== run 1 ==
// MIPS
module MIPS(
    input [15:0] data_in,
    input clk,
    input interrupt,
    input reset,
    output [15:0] data_out,
    output [15:0] pm_addr,
    input [31:0] pm_rdata,
    output dm_en,
    output dm_we,
    output [15:0] dm_addr,
    output [15:0] dm_wdata,
    input [15:0] dm_rdata
    );
wire [31:0] ins;
wire [15:0] A;
wire [15:0] B;
wire [15:0] Current_Address;
wire [15:0] ans_ex;
wire [15:0] ans_dm;
wire [15:0] ans_wb;
wire [1:0] mux_sel_A;
wire [1:0] mux_sel_B;
wire imm_sel;
assign pm_addr = Current_Address;
wire stall,stall_pm,pc_mux_sel;
wire [15:0] jmp_loc;
wire [1:0] flag_ex;
wire [15:0] DM_data;
wire [15:0] imm;
wire [5:0] op_dec;
wire [4:0] RW_dm;
wire mem_en_ex,mem_rw_ex,mem_mux_sel_dm;
JC_block jc(
    .jmp_address_pm(ins[14:0]),
    .current_address(Current_Address),
    .op(ins[31:26]),
    .flag_ex(flag_ex),
    .interrupt(interrupt),
    .clk(clk),
    .reset(reset),
    .jmp_loc(jmp_loc),
    .pc_mux_sel(pc_mux_sel)
    );
stall_control_block sc(
    .op(ins[31:26]),
    .clk(clk),
    .reset(reset),
    .stall(stall),
    .stall_pm(stall_pm)
    );
program_memory_block pm(
    .ins(ins),
    .current_address(Current_Address),
    .jmp_loc(jmp_loc),
    .pc_mux_sel(pc_mux_sel),
    .pm_rdata(pm_rdata),
    .stall(stall),
    .stall_pm(stall_pm),
    .reset(reset),
    .clk(clk)
    );
Register_Bank_Block reg_bank(
    .ans_ex(ans_ex),
    .ans_dm(ans_dm),
    .ans_wb(ans_wb),
    .imm(imm),
    .RA(ins[20:16]),
    .RB(ins[15:11]),
    .RW_dm(RW_dm),
    .mux_sel_A(mux_sel_A),
    .mux_sel_B(mux_sel_B),
    .imm_sel(imm_sel),
    .clk(clk),
    .A(A),
    .B(B)
    );
execution_block ex(
		.A(A),
		.B(B),
      .data_in(data_in),
      .op_dec(op_dec),
      .clk(clk),
      .reset(reset),
      .ans_ex(ans_ex),
      .DM_data(DM_data),
      .data_out(data_out),
      .flag_ex(flag_ex)
		);
Data_Memory_Block dm(
	 .ans_ex(ans_ex),
    .DM_data(DM_data),
    .mem_rw_ex(mem_rw_ex),
    .mem_en_ex(mem_en_ex),
    .mem_mux_sel_dm(mem_mux_sel_dm),
    .reset(reset),
    .clk(clk),
    .dm_en(dm_en),
    .dm_we(dm_we),
    .dm_addr(dm_addr),
  ...
Size: roughly 4900 cells after synthesis, about 130 I/O pins, ~41000 um^2 of cells after synthesis.
Settings: LEC_CHECK=0, ABC_AREA=1, CAP_MARGIN=20, CORE_MARGIN=2, CORE_UTILIZATION=69, CTS_CLUSTER_SIZE=93, PLACE_DENSITY=0.42, SLEW_MARGIN=20; clock period 6.94 ns.
run.sh (not shown) runs the stock make flow with config.mk's settings and CLKGATE_MAP_FILE=.
Inputs modified between run 1 and run 2:
# run 1
export LEC_CHECK = 0
export ABC_AREA = 1
export CAP_MARGIN = 20
export CORE_MARGIN = 2
export CORE_UTILIZATION = 69
export CTS_CLUSTER_SIZE = 93
export PLACE_DENSITY = 0.42
export SLEW_MARGIN = 20
create_clock -name core_clock -period 6.94 [get_ports {clk}]
# run 2
export LEC_CHECK = 0
export CAP_MARGIN = 20
export CORE_MARGIN = 2
export CORE_UTILIZATION = 40
export PLACE_DENSITY = 0.6
export SLEW_MARGIN = 20
create_clock -name core_clock -period 11.4 [get_ports {clk}]
Results
Number of tap cells added at floorplan up 533 in run 2 wrt run 1. Mux share of post-synthesis cell area (higher): run 2. Portion of the clock cycle consumed by the worst path in the final layout was lower in run 2 than in run 1. On headroom to the max-slew limit: run 2 sits above run 1. Summary: with run 1 as the reference, number of CTS-inserted buffers in run 2 moved up by more than 10%. Per the comparison of run 2 with run 1, clock network power share moved up, area fraction in full adders, half adders and majority gates essentially unchanged, worst path arrival time grew by 3230 ps.
--- input diff run 2..run 3 ---
# run 2
export LEC_CHECK = 0
export CAP_MARGIN = 20
export CORE_MARGIN = 2
export CORE_UTILIZATION = 40
export PLACE_DENSITY = 0.6
export SLEW_MARGIN = 20
create_clock -name core_clock -period 11.4 [get_ports {clk}]
# run 3
export LEC_CHECK = 0
export ABC_AREA = 1
export CAP_MARGIN = 20
export CORE_MARGIN = 2
export CORE_UTILIZATION = 69
export PLACE_DENSITY = 0.6
export SLEW_MARGIN = 20
create_clock -name core_clock -period 10.9 [get_ports {clk}]
==> results <==
Cmp run 3 and run 2 / total of plain and repair buffers excluding clock buffers / lower: run 3. Between run 2 and run 3, met2 layer usage reported by global route increased. Run 3 vs. run 2: area of all placed cells without fillers shows a reduction of about 2.8%; width of the chip saw a decrease.
Modified inputs, run 4 compared to run 3
# run 3
export LEC_CHECK = 0
export ABC_AREA = 1
export CAP_MARGIN = 20
export CORE_MARGIN = 2
export CORE_UTILIZATION = 69
export PLACE_DENSITY = 0.6
export SLEW_MARGIN = 20
create_clock -name core_clock -period 10.9 [get_ports {clk}]
# run 4
export LEC_CHECK = 0
export CAP_MARGIN = 20
export CORE_MARGIN = 2
export CORE_UTILIZATION = 40
export PLACE_DENSITY = 0.6
export SETUP_SLACK_MARGIN = -0.32
export SLEW_MARGIN = 20
create_clock -name core_clock -period 11.4 [get_ports {clk}]
==> results <==
Delta (run 4 minus run 3): first-iteration DRC count now smaller, area fraction in and, or, nand and nor cells after synthesis saw a decrease, register-to-register slack saw a decrease, met2 layer usage reported by global route now smaller.
diff inputs: run 4 => run 5
# run 4
export LEC_CHECK = 0
export CAP_MARGIN = 20
export CORE_MARGIN = 2
export CORE_UTILIZATION = 40
export PLACE_DENSITY = 0.6
export SETUP_SLACK_MARGIN = -0.32
export SLEW_MARGIN = 20
create_clock -name core_clock -period 11.4 [get_ports {clk}]
# run 5
export LEC_CHECK = 0
export CAP_MARGIN = 20
export CORE_MARGIN = 2
export CORE_UTILIZATION = 58
export PLACE_DENSITY = 0.6
export SLEW_MARGIN = 20
create_clock -name core_clock -period 6.37 [get_ports {clk}]
Results
- Run 4 and run 5: one clean run, run 4; the rest did not finish clean.
- The layout from run 5, despite a flow that completed every stage, fails the layout checks, with the failing checks listed as setup timing.
- Relative to run 4, final instance area has increased by 7.5% in run 5.
- The run with more routed wire is run 5, not run 4.
- Density: run 5 denser than run 4
- Between run 4 and run 5, critical path depth decreased.
- Measured against each other, run 4 and run 5 differ in net switching power, the higher figure coming from run 5.
- Run 5 against run 4: via count of the routed design went up 6353, worst hold slack went down 3.6 ps, worst setup slack -1260 ps, area fraction in full adders, half adders and majority gates saw little to no change, global-route wire length before repair saw an increase.
- In the tables for run 4 and run 5, signed area change from the synthesized netlist to the final layout reads higher with run 5.
Power and IR drop assume default switching activity.
